Design fpu16_top, start of the top module:
module fpu16_top(
    input         aclk,
    input  [15:0] a,
    input  [15:0] b,
    input         a_valid,
    input         b_valid,
    output [15:0] add_result,
    output        add_valid,
    output [15:0] sub_result,
    output        sub_valid,
    output [15:0] mul_result,
    output        mul_valid,
    output [7:0]  cmp_result,
    output        cmp_valid
    );
    fpu_add_pipe u_add(
        .aclk(aclk),
        .s_axis_a_tdata(a), .s_axis_b_tdata(b),
        .s_axis_a_tvalid(a_valid), .s_axis_b_tvalid(b_valid),
        .m_axis_result_tdata(add_result), .m_axis_result_tvalid(add_valid));
    fpu_sub_pipe u_sub(
        .aclk(aclk),
        .s_axis_a_tdata(a), .s_axis_b_tdata(b),
        .s_axis_a_tvalid(a_valid), .s_axis_b_tvalid(b_valid),
        .m_axis_result_tdata(sub_result), .m_axis_result_tvalid(sub_valid));
    fpu_mul_pipe u_mul(
        .aclk(aclk),
        .s_axis_a_tdata(a), .s_axis_b_tdata(b),
        .s_axis_a_tvalid(a_valid), .s_axis_b_tvalid(b_valid),
        .m_axis_result_tdata(mul_result), .m_axis_result_tvalid(mul_valid));
    fpu_comp_large u_cmp(
        .aclk(aclk),
        .s_axis_a_tdata(a), .s_axis_b_tdata(b),
        .s_axis_a_tvalid(a_valid), .s_axis_b_tvalid(b_valid),
        .m_axis_result_tdata(cmp_result), .m_axis_result_tvalid(cmp_valid));
endmodule
For scale: about 700 flip-flops.
==> flow/config.mk <==
export PLATFORM = sky130hd
export DESIGN_NAME = fpu16_top
export DESIGN_NICKNAME = fpu16_top
export VERILOG_FILES = /design/flow/design.v
export SDC_FILE = /design/flow/constraint.sdc
export NUM_CORES = 4
export LEC_CHECK = 0
export CAP_MARGIN = 20
export CORE_MARGIN = 2
export CORE_UTILIZATION = 72
export PLACE_DENSITY_LB_ADDON = 0.22
export SETUP_SLACK_MARGIN = 0.74
export SLEW_MARGIN = 20
==> flow/constraint.sdc <==
create_clock -name core_clock -period 6.2 [get_ports {aclk}]
set_input_delay 1.2400 -clock core_clock [delete_from_list [all_inputs] [get_ports {aclk}]]
set_output_delay 1.2400 -clock core_clock [all_outputs]
set_load 0.01 [all_outputs]
run.sh (not shown) runs the stock make flow with config.mk's settings and CLKGATE_MAP_FILE=.
The baseline ended with an error in global routing (GRT-0232).
Edit:
CORE_UTILIZATION = 67   (was 72)
MAX_ROUTING_LAYER = met4   (was unset)
PLACE_DENSITY_LB_ADDON = unset   (was 0.22)
SETUP_SLACK_MARGIN = unset   (was 0.74)
clock period = 7.11 ns   (was 6.2 ns; I/O delays follow)
=> With this change the flow reached the layout checks and failed them: negative setup slack; area after synthesis stays the same; die size went up by 7.3%; synthesized cell count is unchanged.
Edit:
CORE_UTILIZATION = 66   (was 67)
SETUP_SLACK_MARGIN = 1.17   (was unset)
clock period = 4.42 ns   (was 7.11 ns; I/O delays follow)
Effect: The new run reached the layout checks and failed them: negative setup slack. Routed wire length goes up by 10%. Non-clock buffer count came out higher by 54. Clock-buffer cell count came out lower by 7. Worst hold slack barely changes. First-iteration DRC count grows by 25%. Cell count came out higher by 1.3%. Design area climbs by 1.8%.
Edit:
CORE_UTILIZATION = 31   (was 66)
MAX_ROUTING_LAYER = unset   (was met4)
SETUP_SLACK_MARGIN = unset   (was 1.17)
clock period = 7.96 ns   (was 4.42 ns; I/O delays follow)
Result: With this change the flow produced a clean layout. Combinational power is lower by 58%. Wire length is lower by 33%. Global-route usage came out lower by 29 points. Cell count rises by 12%. Synthesized cell count does not change. Setup slack improved by 3.4 ns. Non-clock buffer count decreases by 132. Design area is lower by 3.0%.


fpu16_top again, from the RTL that the note above started with.
make LEC_CHECK=0 CAP_MARGIN=15 CORE_MARGIN=2 CORE_UTILIZATION=70 MAX_ROUTING_LAYER=met4 SETUP_SLACK_MARGIN=1.64 SLEW_MARGIN=20 TNS_END_PERCENT=5 finish   # period 6.44 ns
The starting point produced a layout that fails on setup timing.
Then changed:
Settings changed: CAP_MARGIN 15 to 20, CORE_UTILIZATION 70 to 72, MAX_ROUTING_LAYER met4 to not set, PLACE_DENSITY set to 0.38, SETUP_SLACK_MARGIN 1.64 to not set, TNS_END_PERCENT 5 to not set.
Clock period 6.44 ns to 4.88 ns, I/O delays scaled along.
Now the flow stopped in global routing.
Die size fell by 2.7%.
Synthesized cell count does not change.
Synthesized area is unchanged.
Then changed:
Settings changed: CORE_UTILIZATION 72 to 66, PLACE_DENSITY 0.38 to not set.
Clock period 4.88 ns to 7.55 ns, I/O delays scaled along.
Result: The new run finished but fails on setup timing. Synthesized area stays the same. Die size increases by 8.9%. Synthesized cell count is unchanged.
Then changed:
Settings changed: CORE_UTILIZATION 66 to 72, CTS_CLUSTER_SIZE set to 45, PLACE_DENSITY_LB_ADDON set to 0.25.
=> This time the run failed in global routing, error GRT-0232; die size decreases by 8.2%; synthesized cell count stays the same; synthesized area stays the same.
Then changed:
Settings changed: CORE_UTILIZATION 72 to 61, CTS_CLUSTER_SIZE 45 to not set, PLACE_DENSITY_LB_ADDON 0.25 to not set, SETUP_SLACK_MARGIN set to 1.36.
Clock period 7.55 ns to 5.51 ns, I/O delays scaled along.
Effect:
- Now the flow ran to the end with violations: setup timing
- synthesized cell count is unchanged
- area after synthesis is unchanged
- die area is higher by 18%
Then changed:
Settings changed: CORE_UTILIZATION 61 to 72, PLACE_DENSITY set to 0.67, SETUP_SLACK_MARGIN 1.36 to not set.
Clock period 5.51 ns to 6.84 ns, I/O delays scaled along.
What happened: The new run died in global routing (GRT-0232). Die area goes down by 15%. Synthesized cell count is unchanged. Area after synthesis stays the same.


fpu16_top again, from the RTL that the note above started with.
clock: 8.0 ns
lec_check: 0
abc_area: 1
cap_margin: 15
cell_pad_in_sites_global_placement: 3
core_aspect_ratio: 1.3
core_margin: 2
core_utilization: 26
cts_cluster_size: 52
gpl_routability_driven: 1
hold_slack_margin: 0.17
min_routing_layer: met2
place_density_lb_addon: 0.16
setup_slack_margin: 1.29
slew_margin: 20
Rerun with:
==> flow/config.mk (replaced) <==
export PLATFORM = sky130hd
export DESIGN_NAME = fpu16_top
export DESIGN_NICKNAME = fpu16_top
export VERILOG_FILES = /design/flow/design.v
export SDC_FILE = /design/flow/constraint.sdc
export NUM_CORES = 4
export LEC_CHECK = 0
export CAP_MARGIN = 20
export CELL_PAD_IN_SITES_DETAIL_PLACEMENT = 1
export CORE_MARGIN = 2
export CORE_UTILIZATION = 24
export CTS_CLUSTER_DIAMETER = 249
export SLEW_MARGIN = 20
After rerunning: Now the flow ran to the end with violations: negative setup slack. Design area decreases by 0.95%. Cell count came out lower by 4.9%. Die size is higher by 9.7%. Sequential cell count does not change. Utilization is lower by 3.4 points. First-iteration DRC count decreases by 63%. Routed wire length came out lower by 3.8%. Hold slack is about the same.
Rerun with:
--- a/flow/config.mk
+++ b/flow/config.mk
@@ -8,6 +8,4 @@
 export CAP_MARGIN = 20
-export CELL_PAD_IN_SITES_DETAIL_PLACEMENT = 1
 export CORE_MARGIN = 2
-export CORE_UTILIZATION = 24
-export CTS_CLUSTER_DIAMETER = 249
+export CORE_UTILIZATION = 40
 export SLEW_MARGIN = 20
==> flow/constraint.sdc (replaced) <==
create_clock -name core_clock -period 7.96 [get_ports {aclk}]
set_input_delay 1.5920 -clock core_clock [delete_from_list [all_inputs] [get_ports {aclk}]]
set_output_delay 1.5920 -clock core_clock [all_outputs]
set_load 0.01 [all_outputs]
Result:
- The changed run went through all stages and came out clean
- sequential cell count does not change
- area after synthesis does not change
- routed wire length falls by about a fifth
- non-clock buffer count grows by 3
- design area falls slightly
- power goes down slightly
- worst setup slack gains 0.20 ns
- core utilization is higher by 20 points
- count of clock-buffer cells in the layout is higher by 8
- clock power increases by a few percent
Rerun with:
--- a/flow/config.mk
+++ b/flow/config.mk
@@ -9,3 +9,3 @@
 export CORE_MARGIN = 2
-export CORE_UTILIZATION = 40
+export CORE_UTILIZATION = 58
 export SLEW_MARGIN = 20
==> flow/constraint.sdc (replaced) <==
create_clock -name core_clock -period 6.84 [get_ports {aclk}]
set_input_delay 1.3680 -clock core_clock [delete_from_list [all_inputs] [get_ports {aclk}]]
set_output_delay 1.3680 -clock core_clock [all_outputs]
set_load 0.01 [all_outputs]
What happened: The new run finished with negative setup slack left; via count is higher by 8.0%; setup slack is worse by 0.86 ns; sequential power is higher by 18%; combinational power is higher by 29%; synthesized area is unchanged; count of clock-buffer cells in the layout is higher by 8; design area is higher by 0.87%; final cell count is lower by 6.1%; synthesized cell count does not change.
Rerun with:
--- a/flow/config.mk
+++ b/flow/config.mk
@@ -9,3 +9,4 @@
 export CORE_MARGIN = 2
-export CORE_UTILIZATION = 58
+export CORE_UTILIZATION = 61
+export SETUP_SLACK_MARGIN = 1.56
 export SLEW_MARGIN = 20
==> flow/constraint.sdc (replaced) <==
create_clock -name core_clock -period 5.67 [get_ports {aclk}]
set_input_delay 1.1340 -clock core_clock [delete_from_list [all_inputs] [get_ports {aclk}]]
set_output_delay 1.1340 -clock core_clock [all_outputs]
set_load 0.01 [all_outputs]
The changed run finished but fails on negative setup slack.
Die size shrinks by 4.8%.
Final area came out higher by 2.8%.
Register-to-register slack is worse by 1.3 ns.
Synthesized area does not change.
Setup slack is worse by 1.0 ns.
Non-clock buffer count rose by 18.
Rerun with:
--- a/flow/config.mk
+++ b/flow/config.mk
@@ -9,4 +9,5 @@
 export CORE_MARGIN = 2
-export CORE_UTILIZATION = 61
-export SETUP_SLACK_MARGIN = 1.56
+export CORE_UTILIZATION = 72
+export CTS_CLUSTER_SIZE = 46
+export PLACE_DENSITY = 0.7
 export SLEW_MARGIN = 20
==> flow/constraint.sdc (replaced) <==
create_clock -name core_clock -period 7.55 [get_ports {aclk}]
set_input_delay 1.5100 -clock core_clock [delete_from_list [all_inputs] [get_ports {aclk}]]
set_output_delay 1.5100 -clock core_clock [all_outputs]
set_load 0.01 [all_outputs]
Effect:
- This time the run stopped in global routing (5_1_grt) on GRT-0232
- die area came out lower by about a fifth
- synthesized cell count does not change
- synthesized area stays the same


== v20 ==
fpu16_top again, from the RTL that the note above started with.
export LEC_CHECK = 0
export CAP_MARGIN = 40
export CORE_MARGIN = 2
export CORE_UTILIZATION = 19
export GPL_ROUTABILITY_DRIVEN = 0
export MAX_ROUTING_LAYER = met5
export SLEW_MARGIN = 20
create_clock -name core_clock -period 8.12 [get_ports {aclk}]
### v20 -> v14
# v20
export LEC_CHECK = 0
export CAP_MARGIN = 40
export CORE_MARGIN = 2
export CORE_UTILIZATION = 19
export GPL_ROUTABILITY_DRIVEN = 0
export MAX_ROUTING_LAYER = met5
export SLEW_MARGIN = 20
create_clock -name core_clock -period 8.12 [get_ports {aclk}]
# v14
export LEC_CHECK = 0
export CAP_MARGIN = 20
export CORE_MARGIN = 2
export CORE_UTILIZATION = 70
export SETUP_SLACK_MARGIN = -0.48
export SLEW_MARGIN = 20
create_clock -name core_clock -period 7.04 [get_ports {aclk}]
## What came out
- Layout checks on v14: not met. Flow itself completed; violations: setup timing.
- Diff v20 -> v14 | number of global-route vias before repair | increase of about 20%
- Diff v20 and v14: half-perimeter wire length after placement lower in v20
- Worst setup slack (v14 over v20): decrease, 1.08 ns
- Between v20 and v14, the difference in flip-flop count is negligible.
- Relative to v20, sequential power has increased by about 20% in v14.
- Lower global-route wire length before repair was reported by v20, not v14.
- Of v14 and v20, it is v14 that has the higher global routing met1 resource utilization.


fpu16_top again, from the RTL that the note above started with.
==> flow/design.v (excerpt) <==
module fpu16_top(
    input         aclk,
    input  [15:0] a,
    input  [15:0] b,
    input         a_valid,
    input         b_valid,
    output [15:0] add_result,
    output        add_valid,
    output [15:0] sub_result,
    output        sub_valid,
    output [15:0] mul_result,
    output        mul_valid,
    output [7:0]  cmp_result,
    output        cmp_valid
    );
    fpu_add_pipe u_add(
        .aclk(aclk),
        .s_axis_a_tdata(a), .s_axis_b_tdata(b),
        .s_axis_a_tvalid(a_valid), .s_axis_b_tvalid(b_valid),
        .m_axis_result_tdata(add_result), .m_axis_result_tvalid(add_valid));
    fpu_sub_pipe u_sub(
        .aclk(aclk),
        .s_axis_a_tdata(a), .s_axis_b_tdata(b),
        .s_axis_a_tvalid(a_valid), .s_axis_b_tvalid(b_valid),
        .m_axis_result_tdata(sub_result), .m_axis_result_tvalid(sub_valid));
    fpu_mul_pipe u_mul(
        .aclk(aclk),
        .s_axis_a_tdata(a), .s_axis_b_tdata(b),
        .s_axis_a_tvalid(a_valid), .s_axis_b_tvalid(b_valid),
        .m_axis_result_tdata(mul_result), .m_axis_result_tvalid(mul_valid));
    fpu_comp_large u_cmp(
        .aclk(aclk),
        .s_axis_a_tdata(a), .s_axis_b_tdata(b),
        .s_axis_a_tvalid(a_valid), .s_axis_b_tvalid(b_valid),
        .m_axis_result_tdata(cmp_result), .m_axis_result_tvalid(cmp_valid));
endmodule
make LEC_CHECK=0 ABC_AREA=1 CAP_MARGIN=20 CELL_PAD_IN_SITES_DETAIL_PLACEMENT=2 CELL_PAD_IN_SITES_GLOBAL_PLACEMENT=1 CORE_ASPECT_RATIO=1.39 CORE_MARGIN=2 CORE_UTILIZATION=44 CTS_CLUSTER_DIAMETER=249 CTS_CLUSTER_SIZE=67 GPL_TIMING_DRIVEN=0 MAX_ROUTING_LAYER=met5 SLEW_MARGIN=20 TNS_END_PERCENT=95 finish   # period 4.99 ns
The starting point aborted during 4_1_cts on DPL-0033.
Change:
Settings changed: ABC_AREA 1 to unset, CORE_ASPECT_RATIO 1.39 to 0.92, CORE_UTILIZATION 44 to 24, CTS_CLUSTER_SIZE 67 to unset, MAX_ROUTING_LAYER met5 to met4, TNS_END_PERCENT 95 to unset.
Outcome: This time the run finished but failed the layout checks on negative setup slack. Die size rises by 84%. Synthesized area rises by about 1.4%. Synthesized cell count falls by 11%.


fpu16_top again, from the RTL that the note above started with.
clock: 4.57 ns
lec_check: 0
abc_area: 1
cap_margin: 20
core_aspect_ratio: 0.93
core_margin: 2
core_utilization: 61
cts_cluster_size: 84
place_density_lb_addon: 0.07
setup_slack_margin: 1.36
slew_margin: 20
The starting point produced a layout that fails on negative setup slack.
==> next run, changes <==
Settings changed: ABC_AREA 1 to 0, CORE_ASPECT_RATIO 0.93 to unset, CTS_CLUSTER_SIZE 84 to unset, PLACE_DENSITY set to 0.61, PLACE_DENSITY_LB_ADDON 0.07 to unset, SETUP_SLACK_MARGIN 1.36 to -0.07.
Effect: The new run finished but fails on negative setup slack; worst setup slack loses 0.018 ns; maximum frequency stays flat; cell area fell by a few percent; power fell by a few percent; worst hold slack is better by 0.021 ns.
==> next run, changes <==
Settings changed: ABC_AREA 0 to unset, CORE_UTILIZATION 61 to 40, PLACE_DENSITY 0.61 to unset, SETUP_SLACK_MARGIN -0.07 to unset.
Clock period 4.57 ns to 8.0 ns, I/O delays scaled along.
The new run finished clean.
Sequential power goes down by 44%.
Worst hold slack gets worse by 0.014 ns.
Worst setup slack improves by 2.7 ns.
Final area decreases by 1.3%.
==> next run, changes <==
Settings changed: CORE_ASPECT_RATIO set to 0.52, GPL_ROUTABILITY_DRIVEN set to 1, HOLD_SLACK_MARGIN set to 0.17, SETUP_SLACK_MARGIN set to -0.79.
Outcome: The changed run completed and failed the layout checks on negative setup slack. Worst hold slack improved by 0.016 ns. Setup slack got worse by 0.70 ns. Wire length rises by 9.4%. Total power falls by 3.6%.
==> next run, changes <==
Settings changed: CORE_UTILIZATION 40 to 26, MIN_ROUTING_LAYER set to met2, PLACE_DENSITY_LB_ADDON set to 0.16.
Result: The changed run ran to the end with violations: negative setup slack. Setup slack got worse by 0.16 ns. Wire length rises by 25%. Design area is higher by 5.3%. Cell count came out higher by 13%. Power rises by 9.2%. Non-clock buffer count increases by 64. Global-route usage grows by 4.9 points. Sequential power grows by about 1%. Hold slack gets worse by 0.0087 ns.
==> next run, changes <==
Settings changed: CAP_MARGIN 20 to 15, CELL_PAD_IN_SITES_GLOBAL_PLACEMENT set to 3, CORE_ASPECT_RATIO 0.52 to 0.51.
Outcome: The new run finished but failed the layout checks on negative setup slack. Worst setup slack got worse by 0.061 ns. Count of clock-buffer cells in the layout fell by 1. Final area stays flat. Core utilization rose by 0.11 points. Total power rose by 2.1%. Synthesized area stays the same. Routed wire length rose by 15%. Hold slack improved by 0.0091 ns. Global-route usage rose by 3.4 points.
Power and IR drop assume default switching activity.
